<file path="design/flow/design.v">
module non_restoring_divider #(
    parameter DATA_WIDTH = 32
) (
    input  logic                    clk_i,
    input  logic                    clk_en_i,
    input  logic                    rst_n_i,
    input  logic [DATA_WIDTH - 1:0] dividend_i,
    input  logic [DATA_WIDTH - 1:0] divisor_i,
    input  logic                    data_valid_i,
    output logic [DATA_WIDTH - 1:0] quotient_o,
    output logic [DATA_WIDTH - 1:0] remainder_o,
    output logic                    divide_by_zero_o,
    output logic                    data_valid_o,
    output logic                    idle_o
);
    localparam COUNTER_WIDTH = $clog2(DATA_WIDTH);
    typedef enum logic [1:0] {IDLE, DIVIDE, RESTORE} fsm_state_t;
    typedef struct packed {
        logic                    rem_sign;
        logic [DATA_WIDTH - 1:0] remainder;
        logic [DATA_WIDTH - 1:0] quotient;
    } result_t;
    fsm_state_t state_CRT, state_NXT;
        always_ff @(posedge clk_i) begin : state_register
            if (!rst_n_i) begin
                state_CRT <= IDLE;
            end else if (clk_en_i) begin
                state_CRT <= state_NXT;
            end
        end : state_register
    result_t partial_CRT, partial_NXT;
    logic [DATA_WIDTH - 1:0] divisor_CRT, divisor_NXT;
        always_ff @(posedge clk_i) begin : datapath_register
            if (clk_en_i) begin
                partial_CRT <= partial_NXT;
                divisor_CRT <= divisor_NXT;
            end
        end : datapath_register
    logic [COUNTER_WIDTH - 1:0] iter_count_CRT, iter_count_NXT;
        always_ff @(posedge clk_i) begin : counter 
            if (clk_en_i) begin
                iter_count_CRT <= iter_count_NXT;
            end
        end : counter 
    logic divide_by_zero_CRT, divide_by_zero_NXT;
        always_ff @(posedge clk_i) begin : status_register
            if (!rst_n_i) begin
                divide_by_zero_CRT <= 1'b0;
            end else if (clk_en_i) begin
                divide_by_zero_CRT <= divide_by_zero_NXT;
            end
        end : status_register
    result_t pair_shifted;
        always_comb begin : fsm_logic 
            divide_by_zero_NXT = divide_by_zero_CRT;
            iter_count_NXT = iter_count_CRT;
            partial_NXT = partial_CRT;
            divisor_NXT = divisor_CRT;
            state_NXT = state_CRT;
            pair_shifted = 'b0;
            remainder_o = partial_CRT.remainder;
            data_valid_o = 1'b0;
            idle_o = 1'b0;
            case (state_CRT) 
                IDLE: begin 
                    if (data_valid_i) begin
                        state_NXT = DIVIDE;
                    end
                    divide_by_zero_NXT = (divisor_i == '0);
                    partial_NXT.rem_sign = 1'b0;
                    partial_NXT.quotient = dividend_i;
                    partial_NXT.remainder = '0;
                    divisor_NXT = divisor_i;
                    iter_count_NXT = '0;
                    idle_o = 1'b1;
                end
                DIVIDE: begin
                    state_NXT = (iter_count_CRT == (DATA_WIDTH - 1)) ? RESTORE : state_CRT;
                    iter_count_NXT = iter_count_CRT + 1;
                    pair_shifted = partial_CRT << 1; 
                    if (partial_CRT.rem_sign) begin
                        {partial_NXT.rem_sign, partial_NXT.remainder} = {pair_shifted.rem_sign, pair_shifted.remainder} + divisor_CRT;
                    end else begin
                        {partial_NXT.rem_sign, partial_NXT.remainder} = {pair_shifted.rem_sign, pair_shifted.remainder} - divisor_CRT;
                    end
                    partial_NXT.quotient = {pair_shifted.quotient[DATA_WIDTH - 1:1], !partial_NXT.rem_sign};
                end
                RESTORE: begin
                    state_NXT = IDLE;
                    data_valid_o = 1'b1;
                    idle_o = 1'b0;
                    if (partial_CRT.rem_sign) begin
                        {partial_NXT.rem_sign, partial_NXT.remainder} = {partial_CRT.rem_sign, partial_CRT.remainder} + divisor_CRT;
                    end
                    remainder_o = partial_NXT.remainder;
                end
            endcase
        end : fsm_logic
    assign quotient_o = partial_CRT.quotient;
    assign divide_by_zero_o = divide_by_zero_CRT;
endmodule
</file>
<file path="design/flow/run.sh">
#!/bin/bash
# the make line also repeats each setting of config.mk as NAME=value (left out here)
make -C /OpenROAD-flow-scripts/flow DESIGN_CONFIG=/design/flow/config.mk WORK_HOME=/design/flow/orfs CLKGATE_MAP_FILE= finish
</file>
<file path="design/flow/config.mk">
export PLATFORM = sky130hd
export DESIGN_NAME = non_restoring_divider
export DESIGN_NICKNAME = non_restoring_divider
export VERILOG_FILES = /design/flow/design.v
export SDC_FILE = /design/flow/constraint.sdc
export NUM_CORES = 4
export LEC_CHECK = 0
export CAP_MARGIN = 25
export CELL_PAD_IN_SITES_DETAIL_PLACEMENT = 0
export CELL_PAD_IN_SITES_GLOBAL_PLACEMENT = 0
export CORE_ASPECT_RATIO = 0.5
export CORE_MARGIN = 2
export CORE_UTILIZATION = 70
export CTS_CLUSTER_DIAMETER = 356
export CTS_CLUSTER_SIZE = 98
export GPL_ROUTABILITY_DRIVEN = 1
export GPL_TIMING_DRIVEN = 1
export PLACE_DENSITY = 0.89
export SETUP_SLACK_MARGIN = -0.63
export SLEW_MARGIN = 20
export TNS_END_PERCENT = 10
</file>
<file path="design/flow/constraint.sdc">
create_clock -name core_clock -period 6.55 [get_ports {clk_i}]
set_input_delay 1.3100 -clock core_clock [delete_from_list [all_inputs] [get_ports {clk_i}]]
set_output_delay 1.3100 -clock core_clock [all_outputs]
set_load 0.01 [all_outputs]
</file>
==> results of run 1 <==
-- through the flow --
step | worst slack (ns) | hold WS [ns] | std cells | util [%]
3_5_place_dp | 1.67 | 0.508 | 1177 | 83.0
5_1_grt | 0.962 | 0.561 | 1193 | 85.7
6_report | 1.03 | 0.540 | 1193 | 85.7
2_1_floorplan | 2.51 | 0.515 | 933 | -
3_3_place_gp | 1.77 | 0.488 | 1177 | 83.0
4_1_cts | 1.20 | 0.546 | 1193 | 85.7
-- metal layers --
layer  GRT usage, %  vias up  share of wire (%)
met4           13.8        0                3.4
met2           63.3      570                 46
li1               -     3606                  -
met1           45.5     3750                 38
met5              0        -                  0
met3           10.6       94                 12
-- area by class of cell --
type,count,area [µm²]
multi-input cells,731,5070
flip-flops and latches,106,3150
fillers,680,1710
repair buffers,142,1400
clock buffers,9,225
well taps,165,206
inverters,33,124
clock inverters,7,96.3
==> results.txt, run 1 <==
Main logic family after synthesis: AND-OR/OR-AND gates
Aggregate global routing overflow: 0
Number of instances on the worst hold path: 2
Data arrival time of the critical path: 4.21 ns
Cell accounting for the most synthesized area: edfxtp_1
Worst-case hold path end point: divide_by_zero_CRT
Number of buffers inserted to repair setup after CTS: 0
Chip area estimate from yosys synthesis: 8700 µm²
Part of the power in the clock network: 24.6%
Unique cell types: 67
Unrepaired setup endpoints after global routing: no
Power per cell area: 239 nW/µm²
Worst clock skew: 0.0101 ns
Clock period minus worst slack: 5.52 ns
Number of nets with antenna violations after routing: 0
Syn-to-layout area delta: 18.1%
Tally of max-capacitance violations: 0
Register-to-Register Path Depth: 15
I/O pin cnt: 135
Worst r2r src: divisor_CRT[3]
Count of hold buffers inserted by post-cts repair: 0
Worst setup path endpoint: remainder_o[31]
Headroom to the max-slew limit: 31.9%
Worst VDD drop: 0.141 mV
Launch instance of the worst min-delay path: divide_by_zero_CRT
Finish-stage setup viols: 0
Slowest cell delay on critical path: 0.52 ns
Data required time of the worst path: 5.24 ns
Power attributed to the clock group: 0.603 mW
Comb power frac: 39.8%
Sum of buffers and inverters on the critical path: 1
Critical path endpoint category: output pin
Clock sink count: 106
Largest fanout on the critical path: 5
Post-layout power: 2.46 mW
Clock tree from TritonCTS: built
Number of DRC markers in iteration 0: 1149
Floorplan core density: 72.6%
Net Count, Synth: 1071
Die width: 162 µm
Leading register cell type out of synthesis: edfxtp_1
Clock transition at the registers of the reported paths: 0.08 ns
DRT Wirelength: 25400 µm
Kind of cell with the highest combined delay on the critical path: AND-OR/OR-AND gates
Internal power: 1.52 mW
Hold Vio Cnt, Final: 0
Cell area after technology mapping: 8700 µm²
Yosys synthesis warning count: 1
Tcrit/Tclk final: 84.3%
Power of the combinational group: 0.977 mW
Total number of vias: 8020
TritonRoute pass-1 iters: 6
Cell area after layout: 10300 µm²
NumNets Final: 1161
Clock Tree Buf Depth: 2
GRT Total Usage: 37.2%
Switching portion of total power: 37.9%
Mean routed wirelength per cell: 21.3 µm
Half-perimeter wire length of the detailed placement result: 17900 µm
Post-synth EDFFs: 102
Total clock buffers created by CTS: 9
Die extent in y: 82.8 µm
Diodes inserted: 0
Number of logic stages on the critical path including buffering: 11
Vias in the first global route: 7915
Type of the tightest min-delay check: register to register
Global placement routability congestion: 0.963
Slowest stage cell, crit path: a31oi_1
Area enclosed by the die boundary: 13400 µm²
Synthesized-area fraction occupied by xor and xnor cells: 8.65%
Net switching power: 0.932 mW
Sum of negative setup slack: 0 ns
Outcome: complete, no violations
Root buffer cell: clkbuf_16
Worst-margin pin slew: 1.02 ns
Fmax: 0.181 GHz
Largest net degree at the start of global routing: 49
Largest type area fraction: 35.2%
Placement row count: 28
Worst reg2reg endpoint: partial_CRT[63]
Synthesized instance count: 933
Post-Syn Area per Cell: 9.32 µm²
Async set-or-reset flop fraction in the synthesized netlist: 0%
Pwr top: combinational cells
Post-synthesis cell count from yosys: 933
Total cell area at the placement stage: 9950 µm²
List of most frequent post-synthesis cells: 102 x edfxtp_1, 102 x nand2_1, 76 x a21oi_1, 68 x ha_1
Buffers added on ports: 134
Number of antenna violations at the first check in global routing: 0
Sequential Power Share: 35.6%
Top cells by area: edfxtp_1 35%, ha_1 9.8%, xor2_1 4.8%, mux2_2 4.5%, nand2_1 4.4%
Basic-gate share of the synthesized area counting and, or, nand and nor cells: 14.7%
Seq cells post-synth: 106
Post-route DRC violation count: 0
Clk ins delay skew pair: 0.38 ns
Count of final max-slew check failures: 0
P_seq: 0.875 mW
Critical path class: register to output pin
Adder-Cell Fraction of Synth Area: 10.2%
Critical-path cell list: ha_1 > a21oi_1 > nor2b_1 > nor3_1 > o311ai_1 > a31oi_1 > o21ai_0 > a21bo_2 > xnor2_1 > o221ai_1 > clkdlybuf4s50_1
Ao+oa area frac: 19.1%
Share of synthesized area occupied by flip-flops and latches: 36.1%
Multiplexer share: 5.57%
Global-route wire length before repair: 39600 µm
Area of the core: 12000 µm²
Count of warning messages emitted by the tools: 28
Depth of the CTS H-tree: 3
Lkg Pwr: 4.03 nW
Vias per std cell: 6.72
Quantity of gates resized following cts: 0
Kind of start point of the critical path: register
Startpoint of the most critical setup path: divisor_CRT[3]
Setup slack of the worst register-to-register path: 1.43 ns
==> run 2, diff against run 1 <==
CORE_ASPECT_RATIO = default   (was 0.5)
CORE_UTILIZATION = 58   (was 70)
CTS_CLUSTER_DIAMETER = default   (was 356)
CTS_CLUSTER_SIZE = default   (was 98)
GPL_ROUTABILITY_DRIVEN = default   (was 1)
PLACE_DENSITY = default   (was 0.89)
PLACE_DENSITY_LB_ADDON = 0.15   (was default)
SETUP_SLACK_MARGIN = default   (was -0.63)
clock period = 4.48 ns   (was 6.55 ns; I/O delays follow)
==> results.txt, run 2 <==
Outcome: complete, no violations
Internal power: 2.29 mW (+50%)
Synthesized-area fraction occupied by xor and xnor cells: 8.65% (unchanged)
Headroom to the max-slew limit: 49.1% (+17 points)
Total number of vias: 7758 (-3.3%)
Net switching power: 1.33 mW (+43%)
Number of nets with antenna violations after routing: 0 (unchanged)
Cell area after layout: 10800 µm² (+4.9%)
Adder-Cell Fraction of Synth Area: 10.2% (unchanged)
Worst-margin pin slew: 0.763 ns (-0.256 ns)
Async set-or-reset flop fraction in the synthesized netlist: 0% (unchanged)
Tcrit/Tclk final: 98.5% (+14 points)
Die extent in y: 126 µm (+53%)
Lkg Pwr: 4.27 nW (+5.9%)
Basic-gate share of the synthesized area counting and, or, nand and nor cells: 14.7% (unchanged)
Power per cell area: 336 nW/µm² (+41%)
Clock transition at the registers of the reported paths: 0.08 ns (about the same)
Vias in the first global route: 7370 (-6.9%)
Buffers added on ports: 134 (unchanged)
Floorplan core density: 59.6% (-13 points)
Number of logic stages on the critical path including buffering: 13 (+2)
Leading register cell type out of synthesis: edfxtp_1
List of most frequent post-synthesis cells: 102 x edfxtp_1, 102 x nand2_1, 76 x a21oi_1, 68 x ha_1
Filler cell count in the final layout: 1038 (+53%)
Unique cell types: 67 (unchanged)
Total clock buffers created by CTS: 9 (unchanged)
Half-perimeter wire length of the detailed placement result: 18100 µm (+1.1%)
Global placement routability congestion: 1.02 (+6.0%)
Die width: 126 µm (-22%)
Cell area after technology mapping: 8700 µm² (unchanged)
Total cell area at the placement stage: 10200 µm² (+2.5%)
Clk ins delay skew pair: 0.37 ns (about the same)
Worst-case hold path end point: state_CRT[0]
Ao+oa area frac: 19.1% (unchanged)
Finish-stage setup viols: 0 (unchanged)
GRT Total Usage: 30.2% (-7.0 points)
Register-to-Register Path Depth: 19 (+4)
P_seq: 1.28 mW (+46%)
Post-route DRC violation count: 0 (unchanged)
Fmax: 0.227 GHz
Critical path class: register to output pin
Launch instance of the worst min-delay path: state_CRT[0]
Depth of the CTS H-tree: 3 (unchanged)
Slowest stage cell, crit path: clkdlybuf4s50_1
Worst setup path endpoint: remainder_o[25]
Net Count, Synth: 1071 (unchanged)
Type of the tightest min-delay check: register to register
Worst VDD drop: 0.227 mV (+61%)
Clock tree from TritonCTS: built
Critical path endpoint category: output pin
Largest net degree at the start of global routing: 49 (unchanged)
Diodes inserted: 0 (unchanged)
Kind of cell with the highest combined delay on the critical path: buffers and inverters
DRT Wirelength: 24600 µm (-3.1%)
Clock period minus worst slack: 4.41 ns
Hold Vio Cnt, Final: 0 (unchanged)
Worst reg2reg endpoint: partial_CRT[59]
Synthesized instance count: 933 (unchanged)
Root buffer cell: clkbuf_16
TritonRoute pass-1 iters: 7 (+1)
Post-synthesis cell count from yosys: 933 (unchanged)
Top cells by area: edfxtp_1 35%, ha_1 9.8%, xor2_1 4.8%, mux2_2 4.5%, nand2_1 4.4%
Sum of negative setup slack: 0 ns (unchanged)
Main logic family after synthesis: AND-OR/OR-AND gates
Vias per std cell: 6.21 (-7.6%)
Slowest cell delay on critical path: 0.52 ns (about the same)
Critical-path cell list: ha_4 > nand3_1 > nor2_1 > nor3_2 > o311ai_2 > buf_4 > a31oi_2 > buf_4 > nor2b_1 > a21boi_1 > xnor2_1 > mux2_2 > clkdlybuf4s50_1
Part of the power in the clock network: 23.7% (-0.9 points)
Worst r2r src: divisor_CRT[0]
Post-synth EDFFs: 102 (unchanged)
Data required time of the worst path: 3.58 ns (-1.66 ns)
Startpoint of the most critical setup path: partial_CRT[34]
Number of DRC markers in iteration 0: 754 (-34%)
Tally of max-capacitance violations: 0 (unchanged)
Clock Tree Buf Depth: 2 (unchanged)
Switching portion of total power: 36.8% (-1.1 points)
Largest type area fraction: 35.2% (unchanged)
Sequential Power Share: 35.2% (-0.4 points)
Share of synthesized area occupied by flip-flops and latches: 36.1% (unchanged)
Area enclosed by the die boundary: 16000 µm² (+19%)
Count of final max-slew check failures: 0 (unchanged)
Number of antenna violations at the first check in global routing: 1 (+1)
Clock sink count: 106 (unchanged)
Worst clock skew: 0.0115 ns (+0.00144 ns)
Largest fanout on the critical path: 5 (unchanged)
Unrepaired setup endpoints after global routing: yes
Number of instances on the worst hold path: 2 (unchanged)
Post-Syn Area per Cell: 9.32 µm² (unchanged)
Count of warning messages emitted by the tools: 29 (+3.6%)
Placement row count: 44 (+57%)
Aggregate global routing overflow: 0 (unchanged)
Most Frequent Cell on Critical Path: buf_4
Yosys synthesis warning count: 1 (unchanged)
Kind of start point of the critical path: register
Data arrival time of the critical path: 3.52 ns (-0.69 ns)
Sum of buffers and inverters on the critical path: 3 (+2)
I/O pin cnt: 135 (unchanged)
Setup slack of the worst register-to-register path: 0.18 ns (-1.25 ns)
Power of the combinational group: 1.49 mW (+53%)
Pwr top: combinational cells
Syn-to-layout area delta: 23.9%
Mean routed wirelength per cell: 19.7 µm (-7.4%)
Multiplexer share: 5.57% (unchanged)
Comb power frac: 41.1% (+1.3 points)
Chip area estimate from yosys synthesis: 8700 µm² (unchanged)
Power attributed to the clock group: 0.857 mW (+42%)
Seq cells post-synth: 106 (unchanged)
Area of the core: 14600 µm² (+22%)
Global-route wire length before repair: 38300 µm (-3.3%)
Count of hold buffers inserted by post-cts repair: 0 (unchanged)
NumNets Final: 1198 (+3.2%)
Cell accounting for the most synthesized area: edfxtp_1
[run 2: layout make-up]
type,count,area [µm²],area share [%]
Tap cell,184,230,2.14
Clock buffer,9,225,2.09
Inverter,33,124,1.15
Clock inverter,7,86.3,0.801
Multi-Input combinational cell,731,5280,48.9
Sequential cell,106,3140,29.2
Timing Repair Buffer,179,1690,15.7
[run 2: through the flow]
step / worst slack (ns) / instances / hold WS [ns] / total power [mW] / utilization, %
2_1_floorplan: 0.619 / 933 / 0.515 / 2.26 / -
4_1_cts: -0.111 / 1242 / 0.514 / 3.55 / 72.4
5_1_grt: -0.0837 / 1249 / 0.577 / 3.81 / 73.9
6_report: 0.0658 / 1249 / 0.515 / 3.62 / 73.9
3_3_place_gp: 0.135 / 1224 / 0.496 / 2.67 / 69.9
3_5_place_dp: 0.0207 / 1224 / 0.500 / 2.69 / 69.9
[run 2: per-layer routing]
layer / vias to the layer above / GRT usage (%) / wire, µm
li1: 3687 / - / -
met1: 3628 / 41.1 / 10500
met2: 379 / 48.4 / 11200
met3: 62 / 6.79 / 2130
met4: 2 / 9.57 / 686
met5: - / 0 / 13
[run 2: timing repair]
action	4_1_cts	5_1_grt
setup endpoints to repair	16	26
pin swaps	4	8
resized	11	36
buffers inserted	2	7
==> run 3, diff against run 2 <==
CAP_MARGIN = 20   (was 25)
CELL_PAD_IN_SITES_DETAIL_PLACEMENT = default   (was 0)
CELL_PAD_IN_SITES_GLOBAL_PLACEMENT = default   (was 0)
CTS_CLUSTER_SIZE = 22   (was default)
GPL_TIMING_DRIVEN = default   (was 1)
PLACE_DENSITY_LB_ADDON = default   (was 0.15)
TNS_END_PERCENT = default   (was 10)
clock period = 3.94 ns   (was 4.48 ns; I/O delays follow)
==> results.txt, run 3 <==
TritonRoute pass-1 iters: 8 (+1)
Headroom to the max-slew limit: 46.2% (-2.8 points)
Part of the power in the clock network: 19.3% (-4.4 points)
Startpoint of the most critical setup path: divisor_CRT[1]
Tally of max-capacitance violations: 0 (unchanged)
Register-to-Register Path Depth: 20 (+1)
Worst reg2reg endpoint: partial_CRT[63]
Unique cell types: 67 (unchanged)
Data arrival time of the critical path: 3.47 ns (-0.05 ns)
Multiplexer share: 5.57% (unchanged)
Vias in the first global route: 9299 (+26%)
P_seq: 1.45 mW (+10%)
Final critical-path setup slack: -0.317 ns (-0.383 ns)
Number of instances on the worst hold path: 2 (unchanged)
Number of placed instances, taps included: 1361 (+11%)
Clock Tree Buf Depth: 2 (unchanged)
Worst-case hold path end point: state_CRT[0]
Syn-to-layout area delta: 50.1%
Critical path class: register to output pin
Power per cell area: 388 nW/µm² (+16%)
Yosys synthesis warning count: 1 (unchanged)
Internal power: 3.12 mW (+36%)
Clk ins delay skew pair: 0.37 ns (about the same)
Placement row count: 44 (unchanged)
Die width: 126 µm (unchanged)
Setup slack of the worst register-to-register path: -0.32 ns (-0.50 ns)
Violated Checks: setup timing
Worst setup path endpoint: remainder_o[30]
Synthesized instance count: 933 (unchanged)
Seq cells post-synth: 106 (unchanged)
Largest fanout on the critical path: 2 (-3)
I/O pin cnt: 135 (unchanged)
Pwr top: combinational cells
Tcrit/Tclk final: 108% (+9.5 points)
Number of DRC markers in iteration 0: 1362 (+81%)
Worst clock skew: 0.0141 ns (+0.00257 ns)
Outcome: complete, but fails checks
Clock transition at the registers of the reported paths: 0.08 ns (about the same)
Hold Vio Cnt, Final: 0 (unchanged)
Min Hold Slack: 0.539 ns (+0.0236 ns)
Number of antenna violations at the first check in global routing: 0 (-1)
Power of the combinational group: 2.64 mW (+77%)
NumNets Final: 1389 (+16%)
Clock sink count: 106 (unchanged)
Root buffer cell: clkbuf_16
Count of final max-slew check failures: 0 (unchanged)
Total number of vias: 9852 (+27%)
Seq. cell area: 3150 µm² (about the same)
Critical-path cell list: buf_6 > buf_6 > fa_2 > a211oi_2 > o21ai_2 > a21oi_2 > o21ai_2 > o211ai_2 > nand2_1 > a221oi_2 > xnor2_1 > a221o_1 > buf_6
Post-synth EDFFs: 102 (unchanged)
Number of nets with antenna violations after routing: 0 (unchanged)
Largest type area fraction: 35.2% (unchanged)
Comb power frac: 52.1% (+11 points)
Adder-Cell Fraction of Synth Area: 10.2% (unchanged)
Switching portion of total power: 38.4% (+1.6 points)
Top cells by area: edfxtp_1 35%, ha_1 9.8%, xor2_1 4.8%, mux2_2 4.5%, nand2_1 4.4%
Most Frequent Cell on Critical Path: buf_6
Area enclosed by the die boundary: 16000 µm² (unchanged)
Cell accounting for the most synthesized area: edfxtp_1
Aggregate global routing overflow: 0 (unchanged)
Slowest cell delay on critical path: 0.44 ns (-0.08 ns)
Total clock buffers created by CTS: 9 (unchanged)
Clock tree from TritonCTS: built
Power attributed to the clock group: 0.976 mW (+14%)
Net switching power: 1.95 mW (+46%)
Kind of start point of the critical path: register
Type of the tightest min-delay check: register to register
Data required time of the worst path: 3.15 ns (-0.43 ns)
Kind of cell with the highest combined delay on the critical path: AND-OR/OR-AND gates
Half-perimeter wire length of the detailed placement result: 20700 µm (+14%)
Count of hold buffers inserted by post-cts repair: 0 (unchanged)
Worst r2r src: divisor_CRT[0]
Post-synthesis cell count from yosys: 933 (unchanged)
Main logic family after synthesis: AND-OR/OR-AND gates
Global-route wire length before repair: 45700 µm (+19%)
Largest net degree at the start of global routing: 50 (+2.0%)
Die extent in y: 126 µm (unchanged)
Share of synthesized area occupied by flip-flops and latches: 36.1% (unchanged)
Final non-filler cell total: 1440 (+15%)
Cell area after technology mapping: 8700 µm² (unchanged)
Global placement routability congestion: 0.973 (-4.7%)
Number of logic stages on the critical path including buffering: 13 (unchanged)
Net Count, Synth: 1071 (unchanged)
Worst VDD drop: 0.323 mV (+42%)
List of most frequent post-synthesis cells: 102 x edfxtp_1, 102 x nand2_1, 76 x a21oi_1, 68 x ha_1
Worst-margin pin slew: 0.805 ns (+0.0419 ns)
Finish-stage setup viols: 28 (+28)
GRT Total Usage: 36.4% (+6.1 points)
Launch instance of the worst min-delay path: state_CRT[0]
Count of warning messages emitted by the tools: 31 (+6.9%)
Vias per std cell: 6.84 (+10%)
Area of the core: 14600 µm² (unchanged)
Fmax: 0.235 GHz
Mean routed wirelength per cell: 25.2 µm (+28%)
Leading register cell type out of synthesis: edfxtp_1
Post-route DRC violation count: 0 (unchanged)
Ao+oa area frac: 19.1% (unchanged)
Filler cell count in the final layout: 613 (-41%)
Worst slack after detailed placement: -0.389 ns (-0.410 ns)
Post-layout power: 5.07 mW (+40%)
Sum of buffers and inverters on the critical path: 3 (unchanged)
Lkg Pwr: 5.49 nW (+29%)
Basic-gate share of the synthesized area counting and, or, nand and nor cells: 14.7% (unchanged)
Synthesized-area fraction occupied by xor and xnor cells: 8.65% (unchanged)
Async set-or-reset flop fraction in the synthesized netlist: 0% (unchanged)
Slowest stage cell, crit path: edfxtp_1
Floorplan core density: 59.6% (unchanged)
Buffers added on ports: 134 (unchanged)
Post-Syn Area per Cell: 9.32 µm² (unchanged)
Depth of the CTS H-tree: 3 (unchanged)
Sequential Power Share: 28.7% (-6.5 points)
Diodes inserted: 0 (unchanged)
Clock period minus worst slack: 4.26 ns
Critical path endpoint category: output pin
Unrepaired setup endpoints after global routing: yes
DRT Wirelength: 36200 µm (+47%)
Chip area estimate from yosys synthesis: 8700 µm² (unchanged)
Gate Area: 6060 µm² (+15%)
==> run 3: layout make-up <==
class / count / share of cell area [%]
tap: 184 / 1.76
timing repair buffer: 370 / 24.4
clock inverter: 6 / 0.556
multi-input combinational: 731 / 46.4
sequential: 106 / 24.1
clock buffer: 10 / 1.75
inverter: 33 / 0.988
==> run 3: metrics by stage <==
step | setup TNS [ns] | instance area (µm²) | utilization (%)
floorplan | 0 | 8700 | -
global placement | -4.00 | 11200 | 76.9
detailed placement | -5.49 | 11200 | 76.9
CTS | -0.252 | 12200 | 83.6
global route | -6.43 | 13100 | 89.5
finish | -3.69 | 13100 | 89.5
==> run 3: layer usage <==
| layer | vias up | part of all wire [%] | global-route usage (%) |
|---|---|---|---|
| met1 | 4563 | 34 | 41.5 |
| met5 | - | 0 | 0 |
| li1 | 4068 | - | - |
| met2 | 891 | 47 | 62.6 |
| met3 | 330 | 11 | 6.37 |
| met4 | 0 | 8.8 | 23.9 |
==> run 3: repair_timing <==
action	in CTS	in global routing
buffers inserted	32	38
setup endpoints to repair	35	41
gates cloned	0	0
pin swaps	43	79
resized	138	167
==> run 4, diff against run 3 <==
CAP_MARGIN = 0   (was 20)
CELL_PAD_IN_SITES_DETAIL_PLACEMENT = 2   (was default)
CELL_PAD_IN_SITES_GLOBAL_PLACEMENT = 2   (was default)
CORE_ASPECT_RATIO = 1.17   (was default)
CORE_MARGIN = 8   (was 2)
CORE_UTILIZATION = 52   (was 58)
CTS_CLUSTER_SIZE = 70   (was 22)
GPL_ROUTABILITY_DRIVEN = 0   (was default)
GPL_TIMING_DRIVEN = 0   (was default)
HOLD_SLACK_MARGIN = 0.06   (was default)
MAX_ROUTING_LAYER = met4   (was default)
MIN_ROUTING_LAYER = met2   (was default)
PLACE_DENSITY = 0.7   (was default)
SETUP_SLACK_MARGIN = 1.2   (was default)
SLEW_MARGIN = 10   (was 20)
clock period = 5.21 ns   (was 3.94 ns; I/O delays follow)
==> results.txt, run 4 <==
Main logic family after synthesis: AND-OR/OR-AND gates
Async set-or-reset flop fraction in the synthesized netlist: 0% (unchanged)
Area of the core: 16500 µm² (+13%)
Cell area after technology mapping: 8700 µm² (unchanged)
Net Count, Synth: 1071 (unchanged)
Synthesized-area fraction occupied by xor and xnor cells: 8.65% (unchanged)
Share of synthesized area occupied by flip-flops and latches: 36.1% (unchanged)
Multiplexer share: 5.57% (unchanged)
Top cells by area: edfxtp_1 35%, ha_1 9.8%, xor2_1 4.8%, mux2_2 4.5%, nand2_1 4.4%
List of most frequent post-synthesis cells: 102 x edfxtp_1, 102 x nand2_1, 76 x a21oi_1, 68 x ha_1
Largest type area fraction: 35.2% (unchanged)
Adder-Cell Fraction of Synth Area: 10.2% (unchanged)
Stop Error: [ERROR GPL-0301] Utilization 105.379 % exceeds 100%.
Synthesized instance count: 933 (unchanged)
Post-synthesis cell count from yosys: 933 (unchanged)
Yosys synthesis warning count: 1 (unchanged)
Cell accounting for the most synthesized area: edfxtp_1
Outcome: stopped before the end
Chip area estimate from yosys synthesis: 8700 µm² (unchanged)
Floorplan core density: 52.6% (-7.0 points)
Ao+oa area frac: 19.1% (unchanged)
Basic-gate share of the synthesized area counting and, or, nand and nor cells: 14.7% (unchanged)
Die extent in y: 156 µm (+23%)
Failed at: 3_3_place_gp
Placement row count: 51 (+16%)
Leading register cell type out of synthesis: edfxtp_1
Unique cell types: 67 (unchanged)
Post-synth EDFFs: 102 (unchanged)
Seq cells post-synth: 106 (unchanged)
I/O pin cnt: 135 (unchanged)
Area enclosed by the die boundary: 21100 µm² (+32%)
Die width: 136 µm (+7.2%)
Post-Syn Area per Cell: 9.32 µm² (unchanged)
==> run 5, diff against run 4 <==
ABC_AREA = 1   (was default)
CELL_PAD_IN_SITES_GLOBAL_PLACEMENT = 0   (was 2)
CORE_ASPECT_RATIO = 1.06   (was 1.17)
CORE_MARGIN = 10   (was 8)
CORE_UTILIZATION = 36   (was 52)
CTS_CLUSTER_DIAMETER = 41   (was default)
CTS_CLUSTER_SIZE = default   (was 70)
GPL_ROUTABILITY_DRIVEN = default   (was 0)
GPL_TIMING_DRIVEN = 1   (was 0)
HOLD_SLACK_MARGIN = 0.09   (was 0.06)
MAX_ROUTING_LAYER = default   (was met4)
PLACE_DENSITY = default   (was 0.7)
PLACE_DENSITY_LB_ADDON = 0.23   (was default)
SETUP_SLACK_MARGIN = default   (was 1.2)
SLEW_MARGIN = 30   (was 10)
TNS_END_PERCENT = 50   (was default)
clock period = 8.88 ns   (was 5.21 ns; I/O delays follow)
==> results.txt, run 5 <==
Outcome: complete, no violations
List of most frequent post-synthesis cells: 662 x nand2_1, 253 x inv_1, 150 x nor2_1, 102 x edfxtp_1, 90 x nand3_1
Lkg Pwr: 6.40 nW
Die width: 187 µm (+38%)
Fmax: 0.173 GHz
Sequential Power Share: 31.8%
Most Frequent Cell on Critical Path: nand2_1
Comb power frac: 46.1%
Leading register cell type out of synthesis: edfxtp_1
Number of instances on the worst hold path: 2
Finish-stage setup viols: 0
Worst setup path endpoint: remainder_o[27]
Total cell area at the placement stage: 12200 µm²
Placement row count: 64 (+25%)
Headroom to the max-slew limit: 35.4%
P_seq: 0.669 mW
Launch instance of the worst min-delay path: divide_by_zero_CRT
Global-route track usage on met3: 58.9%
Worst clock skew: 0.0157 ns
Clock sink count: 106
Worst-margin pin slew: 0.969 ns
Cell area after layout: 12600 µm²
Mean routed wirelength per cell: 26.3 µm
Worst-case hold path end point: divide_by_zero_CRT
Syn-to-layout area delta: 17.4%
Type of the tightest min-delay check: register to register
Vias in the first global route: 19976
Number of DRC markers in iteration 0: 4426
Floorplan core density: 36.8% (-16 points)
Seq cells post-synth: 106 (unchanged)
Switching portion of total power: 47.6%
Most crowded layer after global routing: met3
Cell accounting for the most synthesized area: edfxtp_1
Synthesized-area fraction occupied by xor and xnor cells: 3.03% (-5.6 points)
Startpoint of the most critical setup path: partial_CRT[45]
Top cells by area: edfxtp_1 29%, nand2_1 23%, inv_1 8.9%, ha_1 8.0%, nor2_1 5.3%
Critical-path cell list: ha_1 > nand2_1 > nor2_1 > nand2_1 > nor3_2 > nand2_1 > nand2_1 > nand2_1 > nand3_1 > nand2_1 > nand2_1 > clkdlybuf4s50_1
Critical path class: register to output pin
Buffers added on ports: 134
Post-Syn Area per Cell: 6.37 µm² (-32%)
Slowest stage cell, crit path: edfxtp_1
Number of buffers inserted to repair setup after CTS: 0
Kind of start point of the critical path: register
Unrepaired setup endpoints after global routing: no
Clock transition at the registers of the reported paths: 0.09 ns
Global-route wire length before repair: 85300 µm
Half-perimeter wire length of the detailed placement result: 43800 µm
Yosys synthesis warning count: 1 (unchanged)
Count of warning messages emitted by the tools: 27
Register-to-Register Path Depth: 15
Depth of the CTS H-tree: 3
Worst r2r src: partial_CRT[64]
Sum of buffers and inverters on the critical path: 1
Number of logic stages on the critical path including buffering: 12
Final non-filler cell total: 2176
Clock period minus worst slack: 5.78 ns
Area of the core: 29100 µm² (+76%)
Post-synth EDFFs: 102 (unchanged)
Worst VDD drop: 0.104 mV
NumNets Final: 1910
Vias per std cell: 7.81
Main logic family after synthesis: simple AND/OR/NAND/NOR gates
DRT Wirelength: 57300 µm
Clock tree from TritonCTS: built
Number of antenna violations at the first check in global routing: 0
Tcrit/Tclk final: 65.1%
Power of the combinational group: 0.970 mW
Met1 usage in global routing: 0%
Post-route DRC violation count: 0
Power attributed to the clock group: 0.466 mW
Tally of max-capacitance violations: 0
Count of final max-slew check failures: 0
Adder-Cell Fraction of Synth Area: 8.33% (-1.9 points)
Root buffer cell: clkbuf_16
Unique cell types: 46 (-31%)
Basic-gate share of the synthesized area counting and, or, nand and nor cells: 38.1% (+23 points)
Aggregate global routing overflow: 0
Setup slack of the worst register-to-register path: 4.32 ns
GRT Total Usage: 46.1%
Pwr top: combinational cells
Part of the power in the clock network: 22.1%
Largest type area fraction: 28.6% (-6.6 points)
Critical path endpoint category: output pin
I/O pin cnt: 135 (unchanged)
Clk ins delay skew pair: 0.42 ns
Global placement routability congestion: 0.978
Worst reg2reg endpoint: partial_CRT[47]
Ao+oa area frac: 8.50% (-11 points)
Slowest cell delay on critical path: 0.71 ns
Internal power: 1.10 mW
Number of nets with antenna violations after routing: 0
Area enclosed by the die boundary: 37000 µm² (+75%)
Power per cell area: 167 nW/µm²
Data arrival time of the critical path: 4.00 ns
Sum of negative setup slack: 0 ns
Clock Tree Buf Depth: 2
Cell area after technology mapping: 10700 µm² (+23%)
Global-route track usage on met2: 54.7%
Number of placed instances, taps included: 2157
Net switching power: 1.00 mW
Count of hold buffers inserted by post-cts repair: 0
Quantity of gates resized following cts: 0
Total clock buffers created by CTS: 9
Multiplexer share: 0% (-5.6 points)
Filler cell count in the final layout: 3571
Post-synthesis cell count from yosys: 1680 (+80%)
Total number of vias: 16994
Die extent in y: 197 µm (+27%)
Share of synthesized area occupied by flip-flops and latches: 29.4% (-6.8 points)
Async set-or-reset flop fraction in the synthesized netlist: 0% (unchanged)
Hold Vio Cnt, Final: 0
TritonRoute pass-1 iters: 17
Largest net degree at the start of global routing: 69
Kind of cell with the highest combined delay on the critical path: simple AND/OR/NAND/NOR gates
Largest fanout on the critical path: 4
Min Hold Slack: 0.548 ns
Data required time of the worst path: 7.10 ns
Synthesized instance count: 1680 (+80%)
Cell with the most instances after synthesis: nand2_1
Net Count, Synth: 1818 (+70%)
Chip area estimate from yosys synthesis: 10700 µm² (+23%)
-- run 5: layer usage --
metal	wire, µm	vias up	part of all wire, %
met3	22300	894	39
li1	-	5425	-
met1	0	5431	0
met5	737	-	1.3
met4	6970	32	12
met2	27300	5212	48
-- run 5: layout make-up --
type / instances / area [µm²] / share of cell area (%)
multi-input cells: 1254 / 6240 / 49.7
flip-flops and latches: 106 / 3140 / 25.0
repair buffers: 142 / 1400 / 11.2
inverters: 259 / 972 / 7.74
well taps: 396 / 495 / 3.94
clock buffers: 9 / 225 / 1.79
clock inverters: 7 / 71.3 / 0.568
diodes: 3 / 7.51 / 0.0598
-- run 5: per-stage QoR --
stage	power [mW]	utilization, %	setup slack, ns
final	2.10	43.2	3.10
after global routing	2.18	43.2	3.01
after detailed placement	1.55	42.1	4.06
after floorplan	1.19	-	4.78
after global placement	1.45	42.1	4.36
after CTS	2.01	43.1	3.60
==> run 6, diff against run 5 <==
CAP_MARGIN = 25   (was 0)
CELL_PAD_IN_SITES_DETAIL_PLACEMENT = 0   (was 2)
CORE_ASPECT_RATIO = default   (was 1.06)
CORE_MARGIN = 2   (was 10)
CORE_UTILIZATION = 72   (was 36)
CTS_CLUSTER_DIAMETER = default   (was 41)
HOLD_SLACK_MARGIN = default   (was 0.09)
MIN_ROUTING_LAYER = default   (was met2)
PLACE_DENSITY_LB_ADDON = default   (was 0.23)
SETUP_SLACK_MARGIN = -0.35   (was default)
SLEW_MARGIN = 25   (was 30)
TNS_END_PERCENT = 10   (was 50)
clock period = 3.69 ns   (was 8.88 ns; I/O delays follow)
==> results.txt, run 6 <==
Data required time of the worst path: 2.95 ns (-4.15 ns)
Critical path endpoint category: output pin
Worst r2r src: divisor_CRT[1]
Final non-filler cell total: 1964 (-9.7%)
Share of synthesized area occupied by flip-flops and latches: 29.4% (unchanged)
Syn-to-layout area delta: 15.2%
P_seq: 1.57 mW (+130%)
Power of the combinational group: 1.97 mW (+100%)
Worst-margin pin slew: 0.642 ns (-0.327 ns)
Power attributed to the clock group: 1.03 mW (+120%)
Number of nets with antenna violations after routing: 0 (unchanged)
Most Frequent Cell on Critical Path: nand3_1
Global placement routability congestion: 1.06 (+8.4%)
Power per cell area: 370 nW/µm² (+120%)
Finish-stage setup viols: 20 (+20)
Mean routed wirelength per cell: 17.2 µm (-35%)
Switching portion of total power: 41.9% (-5.6 points)
NumNets Final: 1913 (+0.16%)
Comb power frac: 43.1% (-3.0 points)
Data arrival time of the critical path: 3.20 ns (-0.80 ns)
Largest type area fraction: 28.6% (unchanged)
Worst setup path endpoint: remainder_o[28]
DRT Wirelength: 33900 µm (-41%)
Lkg Pwr: 6.42 nW (+0.31%)
Slowest cell delay on critical path: 0.53 ns (-0.18 ns)
I/O pin cnt: 135 (unchanged)
Kind of start point of the critical path: register
Critical-path cell list: ha_1 > fa_1 > nand3_1 > nand3_1 > nand3_1 > nand3_2 > nand2_1 > nand3_1 > nand3_1 > nand2_1 > nand2_1 > clkdlybuf4s50_1
Net switching power: 1.91 mW (+91%)
Clock period minus worst slack: 3.93 ns
Largest fanout on the critical path: 4 (unchanged)
Net Count, Synth: 1818 (unchanged)
Area of the core: 14500 µm² (-50%)
List of most frequent post-synthesis cells: 662 x nand2_1, 253 x inv_1, 150 x nor2_1, 102 x edfxtp_1, 90 x nand3_1
Adder-Cell Fraction of Synth Area: 8.33% (unchanged)
Half-perimeter wire length of the detailed placement result: 26300 µm (-40%)
Post-route DRC violation count: 0 (unchanged)
Root buffer cell: clkbuf_16
Multiplexer share: 0% (unchanged)
Count of final max-slew check failures: 0 (unchanged)
Violated Checks: setup timing
Type of the tightest min-delay check: register to register
Synthesized-area fraction occupied by xor and xnor cells: 3.03% (unchanged)
Part of the power in the clock network: 22.5% (+0.4 points)
Hold Vio Cnt, Final: 0 (unchanged)
Yosys synthesis warning count: 1 (unchanged)
Async set-or-reset flop fraction in the synthesized netlist: 0% (unchanged)
Number of DRC markers in iteration 0: 1913 (-57%)
Die extent in y: 126 µm (-36%)
Depth of the CTS H-tree: 3 (unchanged)
Synthesized instance count: 1680 (unchanged)
Tally of max-capacitance violations: 0 (unchanged)
Launch instance of the worst min-delay path: divide_by_zero_CRT
Floorplan core density: 73.6% (+37 points)
Placement row count: 44 (-31%)
Clock sink count: 106 (unchanged)
Clock transition at the registers of the reported paths: 0.09 ns (about the same)
Leading register cell type out of synthesis: edfxtp_1
Number of placed instances, taps included: 1948 (-9.7%)
Register-to-Register Path Depth: 20 (+5)
Global-route wire length before repair: 53800 µm (-37%)
Buffers added on ports: 134 (unchanged)
Setup slack of the worst register-to-register path: 0.14 ns (-4.18 ns)
Chip area estimate from yosys synthesis: 10700 µm² (unchanged)
Global-route track usage on met2: 67.6% (+13 points)
TritonRoute pass-1 iters: 6 (-11)
Area enclosed by the die boundary: 15900 µm² (-57%)
Worst-case hold path end point: divide_by_zero_CRT
Fmax: 0.254 GHz
Global-route track usage on met3: 9.43% (-49 points)
Sum of buffers and inverters on the critical path: 1 (unchanged)
Cell with the most instances after synthesis: nand2_1
Pwr top: combinational cells
Min Hold Slack: 0.491 ns (-0.0576 ns)
Diodes inserted: 0 (-3)
Worst clock skew: 0.0149 ns (-0.000814 ns)
Number of logic stages on the critical path including buffering: 12 (unchanged)
Largest net degree at the start of global routing: 68 (-1.4%)
Met1 usage in global routing: 56.6% (+57 points)
Kind of cell with the highest combined delay on the critical path: simple AND/OR/NAND/NOR gates
Seq cells post-synth: 106 (unchanged)
Critical path class: register to output pin
Total number of vias: 11827 (-30%)
Aggregate global routing overflow: 0 (unchanged)
Cell area after technology mapping: 10700 µm² (unchanged)
Internal power: 2.65 mW (+140%)
Number of buffers inserted to repair setup after CTS: 0 (unchanged)
Vias per std cell: 6.02 (-23%)
Top cells by area: edfxtp_1 29%, nand2_1 23%, inv_1 8.9%, ha_1 8.0%, nor2_1 5.3%
Worst VDD drop: 0.297 mV (+190%)
Tcrit/Tclk final: 107% (+41 points)
GRT Total Usage: 42.6% (-3.6 points)
Count of warning messages emitted by the tools: 29 (+7.4%)
Clock Tree Buf Depth: 2 (unchanged)
Most crowded layer after global routing: met2
Die width: 126 µm (-33%)
Slowest stage cell, crit path: clkdlybuf4s50_1
Basic-gate share of the synthesized area counting and, or, nand and nor cells: 38.1% (unchanged)
Sequential Power Share: 34.3% (+2.5 points)
Headroom to the max-slew limit: 57.2% (+22 points)
Total clock buffers created by CTS: 9 (unchanged)
Final critical-path setup slack: -0.243 ns (-3.34 ns)
Number of antenna violations at the first check in global routing: 0 (unchanged)
Clk ins delay skew pair: 0.39 ns (-0.03 ns)
Unique cell types: 46 (unchanged)
Outcome: complete, but fails checks
Post-synthesis cell count from yosys: 1680 (unchanged)
Vias in the first global route: 11121 (-44%)
Main logic family after synthesis: simple AND/OR/NAND/NOR gates
Post-Syn Area per Cell: 6.37 µm² (unchanged)
Post-layout power: 4.56 mW (+120%)
Number of instances on the worst hold path: 2 (unchanged)
Clock tree from TritonCTS: built
Worst reg2reg endpoint: partial_CRT[63]
Ao+oa area frac: 8.50% (unchanged)
Startpoint of the most critical setup path: partial_CRT[32]
Cell accounting for the most synthesized area: edfxtp_1
Post-synth EDFFs: 102 (unchanged)
==> run 6: timing repair <==
action                                  CTS  global route
endpoints found under the setup margin    0             2
resized                                   0             2
hold buffers                              0             0
==> run 6: layer usage <==
metal  vias to the layer above  wire, µm
met5                         -         0
li1                       5467         -
met3                       146      4540
met2                       949     15100
met1                      5265     12800
met4                         0      1470
==> run 6: layout make-up <==
type	instances	area, µm²
multi-input combinational	1254	6240
sequential	106	3140
fill	976	2200
timing repair buffer	145	1440
inverter	259	972
tap	184	230
clock buffer	9	225
clock inverter	7	85.1
==> run 6: through the flow <==
step | util (%) | cell area [µm²] | setup slack [ns] | TNS [ns]
5_1_grt | 84.8 | 12300 | -0.361 | -4.98
2_1_floorplan | - | 10700 | 0.625 | 0
6_report | 84.8 | 12300 | -0.243 | -2.28
3_3_place_gp | 82.7 | 12000 | 0.322 | 0
3_5_place_dp | 82.7 | 12000 | 0.247 | 0
4_1_cts | 84.8 | 12300 | -0.168 | -0.881
==> run 7, diff against run 6 <==
ABC_AREA = default   (was 1)
CORE_UTILIZATION = 68   (was 72)
CTS_CLUSTER_DIAMETER = 29   (was default)
CTS_CLUSTER_SIZE = 36   (was default)
HOLD_SLACK_MARGIN = -0.1   (was default)
SETUP_SLACK_MARGIN = default   (was -0.35)
SLEW_MARGIN = 20   (was 25)
TNS_END_PERCENT = 75   (was 10)
clock period = 4.23 ns   (was 3.69 ns; I/O delays follow)
==> results.txt, run 7 <==
Slowest cell delay on critical path: 0.47 ns (-0.06 ns)
Critical path endpoint category: register
Synthesized instance count: 933 (-44%)
TritonRoute pass-1 iters: 6 (unchanged)
Hold Vio Cnt, Final: 0 (unchanged)
Half-perimeter wire length of the detailed placement result: 18700 µm (-29%)
Startpoint of the most critical setup path: divisor_CRT[3]
Count of hold buffers inserted by post-cts repair: 0 (unchanged)
Clock Tree Buf Depth: 2 (unchanged)
Adder-Cell Fraction of Synth Area: 10.2% (+1.9 points)
Number of antenna violations at the first check in global routing: 0 (unchanged)
Critical-path cell list: buf_4 > nor4_4 > buf_4 > nand2_1 > nor3_2 > buf_4 > and2_4 > buf_4 > nor2_1 > xor2_1 > ha_1 > buf_4 > nand2_1 > o21ai_0 > a21oi_1 > nor2_1 > a21oi_2 > o31ai_2 > buf_4 > o41ai_1 > or3_1
Tcrit/Tclk final: 103% (-3.5 points)
Final critical-path setup slack: -0.130 ns (+0.113 ns)
Clock period minus worst slack: 4.36 ns
Depth of the CTS H-tree: 3 (unchanged)
Post-Syn Area per Cell: 9.32 µm² (+46%)
Power of the combinational group: 1.83 mW (-7%)
Clock sink count: 106 (unchanged)
Largest net degree at the start of global routing: 49 (-28%)
Violated Checks: setup timing
Basic-gate share of the synthesized area counting and, or, nand and nor cells: 14.7% (-23 points)
Total cell area at the placement stage: 10400 µm² (-13%)
Critical path class: register to register
Top cells by area: edfxtp_1 35%, ha_1 9.8%, xor2_1 4.8%, mux2_2 4.5%, nand2_1 4.4%
Outcome: complete, but fails checks
Ao+oa area frac: 19.1% (+11 points)
Internal power: 2.51 mW (-5.2%)
Global placement routability congestion: 0.966 (-8.8%)
Part of the power in the clock network: 21.3% (-1.2 points)
Number of instances on the worst hold path: 1 (-1)
Finish-stage setup viols: 6 (-70%)
Worst r2r src: divisor_CRT[3]
Leading register cell type out of synthesis: edfxtp_1
Data required time of the worst path: 4.34 ns (+1.39 ns)
I/O pin cnt: 135 (unchanged)
Unrepaired setup endpoints after global routing: yes
Slowest stage cell, crit path: edfxtp_1
NumNets Final: 1240 (-35%)
Lkg Pwr: 4.55 nW (-29%)
Clk ins delay skew pair: 0.37 ns (-0.02 ns)
DRT Wirelength: 30900 µm (-8.8%)
Net Count, Synth: 1071 (-41%)
Total number of vias: 8889 (-25%)
Area enclosed by the die boundary: 13700 µm² (-14%)
Total clock buffers created by CTS: 9 (unchanged)
Sum of buffers and inverters on the critical path: 6 (+5)
Area of the core: 12600 µm² (-14%)
Fmax: 0.229 GHz
Post-route DRC violation count: 0 (unchanged)
Async set-or-reset flop fraction in the synthesized netlist: 0% (unchanged)
Routed length on met1: 10600 µm (-17%)
Cell accounting for the most synthesized area: edfxtp_1
Count of final max-slew check failures: 0 (unchanged)
Multiplexer share: 5.57% (+5.6 points)
Number of nets with antenna violations after routing: 0 (unchanged)
Worst-case hold path end point: partial_CRT[27]
Pwr top: combinational cells
Global-route wire length before repair: 42400 µm (-21%)
Yosys synthesis warning count: 1 (unchanged)
Number of DRC markers in iteration 0: 1345 (-30%)
Largest fanout on the critical path: 4 (unchanged)
Power attributed to the clock group: 0.864 mW (-20%)
Power per cell area: 362 nW/µm² (-2.0%)
Worst clock skew: 0.0103 ns (-0.00456 ns)
Buffers added on ports: 134 (unchanged)
Net switching power: 1.55 mW (-19%)
Post-synth EDFFs: 102 (unchanged)
Count of warning messages emitted by the tools: 31 (+6.9%)
Register-to-Register Path Depth: 21 (+5.0%)
Root buffer cell: clkbuf_16
Cell area after technology mapping: 8700 µm² (-19%)
Chip area estimate from yosys synthesis: 8700 µm² (-19%)
Type of the tightest min-delay check: register to register
Post-synthesis cell count from yosys: 933 (-44%)
Most Frequent Cell on Critical Path: buf_4
Data arrival time of the critical path: 4.47 ns (+1.27 ns)
Switching portion of total power: 38.1% (-3.8 points)
Placement row count: 41 (-6.8%)
Setup slack of the worst register-to-register path: -0.13 ns (-0.27 ns)
Number of logic stages on the critical path including buffering: 21 (+9)
Vias in the first global route: 8362 (-25%)
Aggregate global routing overflow: 0 (unchanged)
Tally of max-capacitance violations: 0 (unchanged)
Clock transition at the registers of the reported paths: 0.08 ns (about the same)
Main logic family after synthesis: AND-OR/OR-AND gates
Highest Signal Layer: met4
Mean routed wirelength per cell: 24.1 µm (+40%)
Headroom to the max-slew limit: 34.9% (-22 points)
Cell area after layout: 11200 µm² (-9.2%)
Worst setup path endpoint: partial_CRT[61]
Routed met3 length: 3450 µm (-24%)
Launch instance of the worst min-delay path: partial_CRT[26]
List of most frequent post-synthesis cells: 102 x edfxtp_1, 102 x nand2_1, 76 x a21oi_1, 68 x ha_1
Met2 Routed Length: 14700 µm (-2.3%)
Worst reg2reg endpoint: partial_CRT[61]
Worst VDD drop: 0.433 mV (+46%)
Comb power frac: 45.2% (+2.1 points)
Final Util: 89.1% (+4.3 points)
Diodes inserted: 0 (unchanged)
Seq cells post-synth: 106 (unchanged)
GRT Total Usage: 40.9% (-1.7 points)
Vias per std cell: 6.95 (+15%)
P_seq: 1.36 mW (-13%)
Sequential Power Share: 33.5% (-0.8 points)
Die width: 117 µm (-7.0%)
Kind of start point of the critical path: register
Floorplan core density: 69.2% (-4.4 points)
Worst-margin pin slew: 0.975 ns (+0.334 ns)
Unique cell types: 67 (+46%)
Share of synthesized area occupied by flip-flops and latches: 36.1% (+6.8 points)
Synthesized-area fraction occupied by xor and xnor cells: 8.65% (+5.6 points)
Largest type area fraction: 35.2% (+6.6 points)
Kind of cell with the highest combined delay on the critical path: simple AND/OR/NAND/NOR gates
Syn-to-layout area delta: 28.8%
Die extent in y: 117 µm (-7.0%)
Clock tree from TritonCTS: built
## run 7: layer usage
layer	GRT usage (%)	vias to the layer above
li1	-	3754
met1	48.2	4155
met2	69.6	760
met3	9.94	220
met4	21.1	0
met5	0	-
## run 7: layout make-up
cell class              count  area (µm²)
multi-input cells         731        5440
flip-flops and latches    106        3140
repair buffers            221        1990
fillers                   586        1370
clock buffers               9         225
well taps                 172         215
inverters                  33         124
clock inverters             7        61.3
## run 7: repair_timing
item | 4_1_cts | 5_1_grt
pin swaps | 14 | 15
setup buffers | 12 | 8
resized | 46 | 62
endpoints found under the setup margin | 23 | 32
## run 7: per-stage QoR
step                power, mW  setup TNS, ns  setup slack [ns]  hold WS, ns  instances
floorplan                2.39              0             0.369        0.515        933
global placement         2.89              0            0.0243        0.492       1243
detailed placement       2.94         -0.171           -0.0679        0.529       1243
CTS                      3.85        -0.0606           -0.0529        0.594       1271
global route             4.20          -1.22            -0.168        0.611       1279
finish                   4.06         -0.353            -0.130        0.594       1279
==> run 8, diff against run 7 <==
CAP_MARGIN = 20   (was 25)
CELL_PAD_IN_SITES_DETAIL_PLACEMENT = default   (was 0)
CELL_PAD_IN_SITES_GLOBAL_PLACEMENT = default   (was 0)
CORE_UTILIZATION = 66   (was 68)
CTS_CLUSTER_SIZE = 38   (was 36)
GPL_TIMING_DRIVEN = default   (was 1)
HOLD_SLACK_MARGIN = default   (was -0.1)
TNS_END_PERCENT = default   (was 75)
clock period = 3.82 ns   (was 4.23 ns; I/O delays follow)
==> results.txt, run 8 <==
Outcome: stopped before the end
Failed at: 4_1_cts
Stop Error: [ERROR DPL-0033] detailed placement checks failed during check placement.
Largest type area fraction: 35.2% (unchanged)
Ao+oa area frac: 19.1% (unchanged)
Cell accounting for the most synthesized area: edfxtp_1
Unique cell types: 67 (unchanged)
Area enclosed by the die boundary: 14100 µm² (+2.9%)
Adder-Cell Fraction of Synth Area: 10.2% (unchanged)
Post-Syn Area per Cell: 9.32 µm² (unchanged)
Die extent in y: 119 µm (+1.5%)
Half-perimeter wire length of the detailed placement result: 22800 µm (+22%)
Total cell area at the placement stage: 11300 µm² (+8.1%)
Share of synthesized area occupied by flip-flops and latches: 36.1% (unchanged)
Die width: 119 µm (+1.5%)
Placement row count: 41 (unchanged)
Leading register cell type out of synthesis: edfxtp_1
Yosys synthesis warning count: 1 (unchanged)
Post-synth EDFFs: 102 (unchanged)
Floorplan core density: 68.4% (-0.84 points)
Net Count, Synth: 1071 (unchanged)
Synthesized instance count: 933 (unchanged)
Main logic family after synthesis: AND-OR/OR-AND gates
Top cells by area: edfxtp_1 35%, ha_1 9.8%, xor2_1 4.8%, mux2_2 4.5%, nand2_1 4.4%
Post-synthesis cell count from yosys: 933 (unchanged)
Basic-gate share of the synthesized area counting and, or, nand and nor cells: 14.7% (unchanged)
Async set-or-reset flop fraction in the synthesized netlist: 0% (unchanged)
Seq cells post-synth: 106 (unchanged)
Synthesized-area fraction occupied by xor and xnor cells: 8.65% (unchanged)
Chip area estimate from yosys synthesis: 8700 µm² (unchanged)
Global placement routability congestion: 1.00 (+3.8%)
List of most frequent post-synthesis cells: 102 x edfxtp_1, 102 x nand2_1, 76 x a21oi_1, 68 x ha_1
Buffers added on ports: 134 (unchanged)
Multiplexer share: 5.57% (unchanged)
I/O pin cnt: 135 (unchanged)
Area of the core: 12700 µm² (+1.2%)
Cell area after technology mapping: 8700 µm² (unchanged)
## run 8: stage by stage
step / cells / total power, mW / setup slack [ns] / utilization [%]
3_5_place_dp: 1351 / 3.54 / -0.538 / 88.4
3_3_place_gp: 1351 / 3.43 / -0.369 / 88.4
2_1_floorplan: 933 / 2.65 / 0.0465 / -
==> run 9, diff against run 8 <==
CAP_MARGIN = 25   (was 20)
CELL_PAD_IN_SITES_DETAIL_PLACEMENT = 0   (was default)
CELL_PAD_IN_SITES_GLOBAL_PLACEMENT = 0   (was default)
CTS_CLUSTER_SIZE = default   (was 38)
GPL_TIMING_DRIVEN = 1   (was default)
HOLD_SLACK_MARGIN = -0.1   (was default)
TNS_END_PERCENT = 75   (was default)
clock period = 4.12 ns   (was 3.82 ns; I/O delays follow)
==> results.txt, run 9 <==
Total clock buffers created by CTS: 9
Clock tree from TritonCTS: built
Switching portion of total power: 37.7%
Placement row count: 41 (unchanged)
Yosys synthesis warning count: 1 (unchanged)
Unrepaired setup endpoints after global routing: yes
Vias in the first global route: 8669
Most Frequent Cell on Critical Path: buf_4
Data required time of the worst path: 4.25 ns
Setup slack of the worst register-to-register path: -0.21 ns
Root buffer cell: clkbuf_16
Global placement routability congestion: 0.959 (-4.4%)
Sum of negative setup slack: -1.00 ns
Vias per std cell: 7.02
Number of nets with antenna violations after routing: 0
Synthesized-area fraction occupied by xor and xnor cells: 8.65% (unchanged)
Critical path class: register to register
Outcome: complete, but fails checks
I/O pin cnt: 135 (unchanged)
Basic-gate share of the synthesized area counting and, or, nand and nor cells: 14.7% (unchanged)
Adder-Cell Fraction of Synth Area: 10.2% (unchanged)
Clock period minus worst slack: 4.33 ns
Type of the tightest min-delay check: register to register
Number of DRC markers in iteration 0: 1371
Mean routed wirelength per cell: 24.2 µm
Synthesized instance count: 933 (unchanged)
Number of antenna violations at the first check in global routing: 0
Part of the power in the clock network: 21.5%
Share of synthesized area occupied by flip-flops and latches: 36.1% (unchanged)
Lkg Pwr: 4.73 nW
Total cell area at the placement stage: 10500 µm² (-6.4%)
Aggregate global routing overflow: 0
Global-route wire length before repair: 44600 µm
Clock sink count: 106
GRT Total Usage: 40.4%
Highest Signal Layer: met4
Count of warning messages emitted by the tools: 31
Critical path endpoint category: register
Hold Vio Cnt, Final: 0
Finish-stage setup viols: 10
Kind of start point of the critical path: register
Chip area estimate from yosys synthesis: 8700 µm² (unchanged)
Seq cells post-synth: 106 (unchanged)
Post-synthesis cell count from yosys: 933 (unchanged)
Diodes inserted: 0
Data arrival time of the critical path: 4.46 ns
Largest net degree at the start of global routing: 49
Top cells by area: edfxtp_1 35%, ha_1 9.8%, xor2_1 4.8%, mux2_2 4.5%, nand2_1 4.4%
Half-perimeter wire length of the detailed placement result: 19100 µm (-17%)
Async set-or-reset flop fraction in the synthesized netlist: 0% (unchanged)
Pwr top: combinational cells
Buffers added on ports: 134 (unchanged)
Critical-path cell list: buf_4 > inv_1 > ha_2 > nor3b_4 > buf_4 > buf_4 > a21oi_1 > xor2_1 > ha_1 > a21oi_1 > o21ai_0 > a21oi_1 > a31oi_1 > buf_4 > a21oi_2 > o21ai_1 > a31oi_1 > xnor2_1 > a221o_1
Fmax: 0.231 GHz
Cell accounting for the most synthesized area: edfxtp_1
Startpoint of the most critical setup path: divisor_CRT[0]
Count of final max-slew check failures: 0
Multiplexer share: 5.57% (unchanged)
Unique cell types: 67 (unchanged)
Net Count, Synth: 1071 (unchanged)
Syn-to-layout area delta: 32.4%
Tally of max-capacitance violations: 0
Slowest stage cell, crit path: edfxtp_1
Power of the combinational group: 1.99 mW
Filler cell count in the final layout: 519
Comb power frac: 46.2%
Worst-margin pin slew: 0.996 ns
Kind of cell with the highest combined delay on the critical path: AND-OR/OR-AND gates
Area of the core: 12700 µm² (unchanged)
Worst setup path endpoint: partial_CRT[59]
Sequential Power Share: 32.3%
Die extent in y: 119 µm (unchanged)
NumNets Final: 1266
DRT Wirelength: 31600 µm
Worst-case hold path end point: divide_by_zero_CRT
Number of logic stages on the critical path including buffering: 19
Largest fanout on the critical path: 6
List of most frequent post-synthesis cells: 102 x edfxtp_1, 102 x nand2_1, 76 x a21oi_1, 68 x ha_1
P_seq: 1.39 mW
TritonRoute pass-1 iters: 7
Headroom to the max-slew limit: 33.0%
Worst VDD drop: 0.404 mV
Worst clock skew: 0.0131 ns
Routed length on met1: 10500 µm
Post-route DRC violation count: 0
Internal power: 2.69 mW
Largest type area fraction: 35.2% (unchanged)
Net switching power: 1.62 mW
Sum of buffers and inverters on the critical path: 5
Power attributed to the clock group: 0.928 mW
Violated Checks: setup timing
Ao+oa area frac: 19.1% (unchanged)
Total number of vias: 9165
Floorplan core density: 68.4% (unchanged)
Post-synth EDFFs: 102 (unchanged)
Cell area after technology mapping: 8700 µm² (unchanged)
Depth of the CTS H-tree: 3
Slowest cell delay on critical path: 0.41 ns
Post-Syn Area per Cell: 9.32 µm² (unchanged)
Die width: 119 µm (unchanged)
Clk ins delay skew pair: 0.38 ns
Cell area after layout: 11500 µm²
Main logic family after synthesis: AND-OR/OR-AND gates
Launch instance of the worst min-delay path: divide_by_zero_CRT
Clock Tree Buf Depth: 2
Area enclosed by the die boundary: 14100 µm² (unchanged)
Clock transition at the registers of the reported paths: 0.08 ns
Number of instances on the worst hold path: 2
Worst reg2reg endpoint: partial_CRT[59]
Met2 Routed Length: 14700 µm
Register-to-Register Path Depth: 19
Final critical-path setup slack: -0.210 ns
Tcrit/Tclk final: 105%
Power per cell area: 374 nW/µm²
Routed met3 length: 3820 µm
Min Hold Slack: 0.561 ns
Leading register cell type out of synthesis: edfxtp_1
Worst r2r src: divisor_CRT[0]
## run 9: per-layer routing
metal | global-route usage (%) | vias to the layer above
li1 | - | 3815
met1 | 48.2 | 4213
met2 | 67.1 | 845
met3 | 9.41 | 292
met4 | 22.8 | 0
met5 | 0 | -
## run 9: cell type report
type | instances | area [µm²] | area share (%)
Multi-Input combinational cell | 731 | 5520 | 47.9
Inverter | 33 | 124 | 1.08
Sequential cell | 106 | 3140 | 27.3
Clock buffer | 9 | 225 | 1.96
Clock inverter | 7 | 72.6 | 0.630
Tap cell | 172 | 215 | 1.87
Timing Repair Buffer | 247 | 2220 | 19.2
## run 9: timing repair
action / 4_1_cts / 5_1_grt
setup endpoints to repair: 27 / 33
gates cloned: 0 / 0
gates resized: 44 / 81
pin swaps: 9 / 39
buffers inserted: 13 / 16
hold buffers: 0 / 0
## run 9: through the flow
| stage | std cells | worst slack (ns) | power, mW | util (%) |
|---|---|---|---|---|
| 5_1_grt | 1305 | -0.327 | 4.46 | 90.5 |
| 6_report | 1305 | -0.210 | 4.31 | 90.5 |
| 3_3_place_gp | 1259 | -0.0132 | 3.01 | 82.8 |
| 2_1_floorplan | 933 | 0.259 | 2.46 | - |
| 4_1_cts | 1288 | -0.0353 | 4.03 | 87.0 |
| 3_5_place_dp | 1259 | -0.0807 | 3.06 | 82.8 |
==> run 10, diff against run 9 <==
CAP_MARGIN = 20   (was 25)
CELL_PAD_IN_SITES_DETAIL_PLACEMENT = default   (was 0)
CELL_PAD_IN_SITES_GLOBAL_PLACEMENT = default   (was 0)
CORE_UTILIZATION = 26   (was 66)
CTS_CLUSTER_DIAMETER = default   (was 29)
GPL_TIMING_DRIVEN = default   (was 1)
HOLD_SLACK_MARGIN = default   (was -0.1)
TNS_END_PERCENT = default   (was 75)
clock period = 7.0 ns   (was 4.12 ns; I/O delays follow)
==> results.txt, run 10 <==
Outcome: complete, no violations
Cell area after technology mapping: 8700 µm² (unchanged)
Internal power: 1.41 mW (-47%)
Largest net degree at the start of global routing: 45 (-8.2%)
Unrepaired setup endpoints after global routing: no
Cell accounting for the most synthesized area: edfxtp_1
Number of placed instances, taps included: 1457 (+16%)
Worst reg2reg endpoint: partial_CRT[63]
Slowest cell delay on critical path: 0.51 ns (+0.10 ns)
Net switching power: 0.813 mW (-50%)
Async set-or-reset flop fraction in the synthesized netlist: 0% (unchanged)
Net Count, Synth: 1071 (unchanged)
Cell area after layout: 10600 µm² (-7.8%)
Multiplexer share: 5.57% (unchanged)
Number of DRC markers in iteration 0: 498 (-64%)
Sum of buffers and inverters on the critical path: 1 (-4)
Post-layout power: 2.23 mW (-48%)
Power of the combinational group: 0.881 mW (-56%)
Area of the core: 32700 µm² (+160%)
Adder-Cell Fraction of Synth Area: 10.2% (unchanged)
Filler cell count in the final layout: 3431 (+560%)
Sum of negative setup slack: 0 ns (+1.00 ns)
Largest type area fraction: 35.2% (unchanged)
Slowest stage cell, crit path: clkdlybuf4s50_1
Number of logic stages on the critical path including buffering: 12 (-7)
Worst-case hold path end point: divide_by_zero_CRT
Ao+oa area frac: 19.1% (unchanged)
Clock transition at the registers of the reported paths: 0.09 ns (about the same)
Highest Signal Layer: met4
Part of the power in the clock network: 23.7% (+2.2 points)
Depth of the CTS H-tree: 3 (unchanged)
Worst clock skew: 0.0128 ns (-0.000247 ns)
Critical path class: register to output pin
Synthesized instance count: 933 (unchanged)
TritonRoute pass-1 iters: 5 (-2)
Power attributed to the clock group: 0.527 mW (-43%)
Min Hold Slack: 0.524 ns (-0.0373 ns)
Die width: 187 µm (+57%)
Data arrival time of the critical path: 4.00 ns (-0.46 ns)
Aggregate global routing overflow: 0 (unchanged)
Worst setup path endpoint: remainder_o[30]
Routed met3 length: 2300 µm (-40%)
Buffers added on ports: 134 (unchanged)
Chip area estimate from yosys synthesis: 8700 µm² (unchanged)
I/O pin cnt: 135 (unchanged)
Hold Vio Cnt, Final: 0 (unchanged)
Kind of cell with the highest combined delay on the critical path: AND-OR/OR-AND gates
DRT Wirelength: 25600 µm (-19%)
Launch instance of the worst min-delay path: divide_by_zero_CRT
Post-route DRC violation count: 0 (unchanged)
Fmax: 0.185 GHz
Area enclosed by the die boundary: 34900 µm² (+150%)
Finish-stage setup viols: 0 (-10)
Register-to-Register Path Depth: 12 (-7)
Basic-gate share of the synthesized area counting and, or, nand and nor cells: 14.7% (unchanged)
Total cell area at the placement stage: 10300 µm² (-2.0%)
Count of final max-slew check failures: 0 (unchanged)
Final critical-path setup slack: 1.60 ns (+1.81 ns)
Floorplan core density: 26.6% (-42 points)
Global-route wire length before repair: 40200 µm (-9.9%)
Lkg Pwr: 4.04 nW (-15%)
Setup slack of the worst register-to-register path: 2.25 ns (+2.46 ns)
GRT Total Usage: 14.5% (-26 points)
Data required time of the worst path: 5.60 ns (+1.35 ns)
Switching portion of total power: 36.5% (-1.2 points)
Power per cell area: 210 nW/µm² (-44%)
Worst VDD drop: 0.151 mV (-63%)
Unique cell types: 67 (unchanged)
Worst-margin pin slew: 0.874 ns (-0.121 ns)
Main logic family after synthesis: AND-OR/OR-AND gates
Kind of start point of the critical path: register
Share of synthesized area occupied by flip-flops and latches: 36.1% (unchanged)
Root buffer cell: clkbuf_16
Half-perimeter wire length of the detailed placement result: 19800 µm (+3.9%)
Number of instances on the worst hold path: 2 (unchanged)
Met2 Routed Length: 11600 µm (-21%)
Mean routed wirelength per cell: 17.4 µm (-28%)
Clk ins delay skew pair: 0.38 ns (about the same)
Worst slack after detailed placement: 2.02 ns (+2.10 ns)
NumNets Final: 1164 (-8.1%)
Final Util: 32.5% (-58 points)
Leading register cell type out of synthesis: edfxtp_1
Vias in the first global route: 7242 (-16%)
Worst r2r src: partial_CRT[64]
Clock sink count: 106 (unchanged)
Headroom to the max-slew limit: 41.5% (+8.5 points)
Tally of max-capacitance violations: 0 (unchanged)
Pwr top: combinational cells
Vias per std cell: 5.00 (-29%)
Number of antenna violations at the first check in global routing: 2 (+2)
Global placement routability congestion: 0.862 (-10%)
Clock period minus worst slack: 5.40 ns
Synthesized-area fraction occupied by xor and xnor cells: 8.65% (unchanged)
Number of nets with antenna violations after routing: 0 (unchanged)
P_seq: 0.819 mW (-41%)
Post-synthesis cell count from yosys: 933 (unchanged)
Count of hold buffers inserted by post-cts repair: 0 (unchanged)
Yosys synthesis warning count: 1 (unchanged)
Tcrit/Tclk final: 77.2% (-28 points)
Comb power frac: 39.6% (-6.6 points)
Quantity of gates resized following cts: 0 (-100%)
Clock tree from TritonCTS: built
## run 10: cell type report
class	count	area, µm²	area share [%]
antenna	2	5.00	0.0471
clock buffer	9	225	2.12
clock inverter	7	67.6	0.636
inverter	33	124	1.17
multi-input combinational	731	5080	47.8
sequential	106	3140	29.6
tap	442	553	5.21
timing repair buffer	145	1420	13.4
## run 10: per-layer routing
| metal | global-route usage (%) | vias to the layer above |
|---|---|---|
| li1 | - | 3609 |
| met1 | 18.8 | 3487 |
| met2 | 23.5 | 254 |
| met3 | 4.71 | 20 |
| met4 | 3.24 | 0 |
| met5 | 0 | - |
No activity file was given, so power comes from the tool's default toggle rates.
